==> v34 <==
==> flow/design.v <==
`timescale 1ns / 1ps
module division_float_32(clock, start, operand1, operand2, result, finish, illegal);
	input clock;  
	input start;  
	input [31:0] operand1, operand2;  
	output reg [31:0] result;  
	output reg finish;  
	output illegal;  
	reg [7:0] exponent;
	reg [23:0] significand1, significand2;
	reg [95:0] temp_operand1, temp_operand2;  
	reg [95:0] sub_result;
	reg [5:0] step;  
	always @(posedge clock) begin  
		if(start) begin
			significand1 = {1'b1, operand1[22:0]};
			significand2 = {1'b1, operand2[22:0]};
			temp_operand1 = {significand1, 24'b0};  
			temp_operand2 = {significand2, 48'b0};  
			finish = 0;
			step = 0;
		end
		if(step == 48) begin  
			sub_result = temp_operand1;  
			exponent = 127 + operand1[30:23] - operand2[30:23];
			if(sub_result[72:48] * 2 > significand2) begin
				sub_result = sub_result + 1;
			end
			if(sub_result[24]) begin
				result[22:0] = sub_result[23:1];
			end else begin
				exponent = exponent - 1;
				result[22:0] = sub_result[22:0];
			end
			if((127 + operand1[30:23]) < operand2[30:23]) begin
				exponent = 0;
			end
			result[31] = operand1[31] ^ operand2[31];
			result[30:23] = exponent;
			if(operand1 == 0) result = 0;
			finish = 1;
		end else begin  
			temp_operand1 = temp_operand1 << 1;  
			if (temp_operand1 >= temp_operand2) temp_operand1 = temp_operand1 - temp_operand2 + 1;
			step = step + 1;  
		end
	end
	assign illegal = (operand2 == 0) ? 1 : 0;  
endmodule
==> flow/run.sh <==
#!/bin/bash
# the make line also repeats each setting of config.mk as NAME=value (left out here)
make -C /OpenROAD-flow-scripts/flow DESIGN_CONFIG=/design/flow/config.mk WORK_HOME=/design/flow/orfs CLKGATE_MAP_FILE= finish
==> flow/config.mk <==
export PLATFORM = sky130hd
export DESIGN_NAME = division_float_32
export DESIGN_NICKNAME = division_float_32
export VERILOG_FILES = /design/flow/design.v
export SDC_FILE = /design/flow/constraint.sdc
export NUM_CORES = 4
export LEC_CHECK = 0
export ABC_AREA = 0
export CAP_MARGIN = 15
export CELL_PAD_IN_SITES_DETAIL_PLACEMENT = 0
export CELL_PAD_IN_SITES_GLOBAL_PLACEMENT = 0
export CORE_ASPECT_RATIO = 0.56
export CORE_MARGIN = 5
export CORE_UTILIZATION = 17
export CTS_CLUSTER_SIZE = 25
export GPL_ROUTABILITY_DRIVEN = 0
export GPL_TIMING_DRIVEN = 0
export MAX_ROUTING_LAYER = met5
export PLACE_DENSITY_LB_ADDON = 0.08
export SLEW_MARGIN = 20
export TNS_END_PERCENT = 50
==> flow/constraint.sdc <==
create_clock -name core_clock -period 8.64 [get_ports {clock}]
set_input_delay 1.7280 -clock core_clock [delete_from_list [all_inputs] [get_ports {clock}]]
set_output_delay 1.7280 -clock core_clock [all_outputs]
set_load 0.01 [all_outputs]
==> v19 (differences from v34) <==
Settings changed: ABC_AREA 0 to default, CAP_MARGIN 15 to 20, CELL_PAD_IN_SITES_DETAIL_PLACEMENT 0 to default, CELL_PAD_IN_SITES_GLOBAL_PLACEMENT 0 to default, CORE_ASPECT_RATIO 0.56 to default, CORE_MARGIN 5 to 2, CORE_UTILIZATION 17 to 40, CTS_CLUSTER_SIZE 25 to default, GPL_ROUTABILITY_DRIVEN 0 to default, GPL_TIMING_DRIVEN 0 to default, MAX_ROUTING_LAYER met5 to default, PLACE_DENSITY_LB_ADDON 0.08 to default, TNS_END_PERCENT 50 to default.
==> flow/constraint.sdc (replaced) <==
create_clock -name core_clock -period 5.5 [get_ports {clock}]
set_input_delay 1.1000 -clock core_clock [delete_from_list [all_inputs] [get_ports {clock}]]
set_output_delay 1.1000 -clock core_clock [all_outputs]
set_load 0.01 [all_outputs]
==> v9 (differences from v34) <==
Settings changed: ABC_AREA 0 to default, CAP_MARGIN 15 to 0, CELL_PAD_IN_SITES_DETAIL_PLACEMENT 0 to 1, CELL_PAD_IN_SITES_GLOBAL_PLACEMENT 0 to default, CORE_ASPECT_RATIO 0.56 to 1.13, CORE_MARGIN 5 to 2, CORE_UTILIZATION 17 to 40, CTS_CLUSTER_DIAMETER from default to 200, CTS_CLUSTER_SIZE 25 to default, GPL_ROUTABILITY_DRIVEN 0 to default, HOLD_SLACK_MARGIN from default to 0.28, MAX_ROUTING_LAYER met5 to met4, MIN_ROUTING_LAYER from default to met2, PLACE_DENSITY_LB_ADDON 0.08 to default, TNS_END_PERCENT 50 to 55.
==> flow/constraint.sdc (replaced) <==
create_clock -name core_clock -period 3.57 [get_ports {clock}]
set_input_delay 0.7140 -clock core_clock [delete_from_list [all_inputs] [get_ports {clock}]]
set_output_delay 0.7140 -clock core_clock [all_outputs]
set_load 0.01 [all_outputs]
==> flow_summary_export.csv <==
group,metric,value,unit
global_routing,grt_pass1_vias,19600,
route,met1_length,59400,µm
critical_path,r2r_end,"temp_operand1[68]",
global_routing,grtUsageMet1,26.2,%
global_routing,grt_pass1_wl,146000,µm
global_routing,gr-usage-met3,3.11,%
layout,sh_comb_area,55.7,%
timing,relSlewSlack,25.4,%
layout,signal_buffers,203,
route,viasPerCell,4.48,
placed_design,io_buffers,98,
clock_network,cts.clk_slew.worst_paths,0.05,ns
layout,fill_cells,13600,
placed_design,dp_cells,4379,
outcome,outcome,"complete, no violations",
pwr,leakagePower,0.0108,µW
pwr,power_density,373,nW/µm²
The numbers above come from v34.

==> flow_summary_export.csv <==
group,metric,value,unit
outcome,outcome,"complete, no violations",
route,viasPerCell,5.45,
yosys,aoi_share,21.0,%
critical_path,r2r_end,"temp_operand1[82]",
route,met1_length,28400,µm
pwr,leakagePower,0.0109,µW
global_routing,gr-usage-met3,2.04,%
critical_path,critPathBufInv,5,
global_routing,grtUsageMet1,30.4,%
placed_design,io_buffers,99,
placed_design,placed_area,22900,µm²
pwr,power_density,549,nW/µm²
clock_network,cts.clk_slew.worst_paths,0.06,ns
timing,relSlewSlack,49.1,%
global_routing,grt_pass1_wl,98900,µm
layout,signal_buffers,182,
The numbers above come from v19.

==> flow_summary_export.csv <==
group,metric,value,unit
pwr,power_density,1000,nW/µm²
global_routing,grtUsageMet1,0,%
global_routing,gr-usage-met3,69.0,%
placed_design,dp_cells,3432,
layout,fill_cells,5832,
timing,setup_ws,-1.08,ns
pwr,leakagePower,0.0129,µW
placed_design,io_buffers,98,
outcome,so.violations,"negative setup slack",
critical_path,r2r_end,"temp_operand1[74]",
timing,setup_violations,161,
global_routing,grt_pass1_wl,144000,µm
outcome,outcome,"failed layout checks",
The numbers above come from v9.

Power figures rest on the tool's default switching activity, not on a simulated workload.
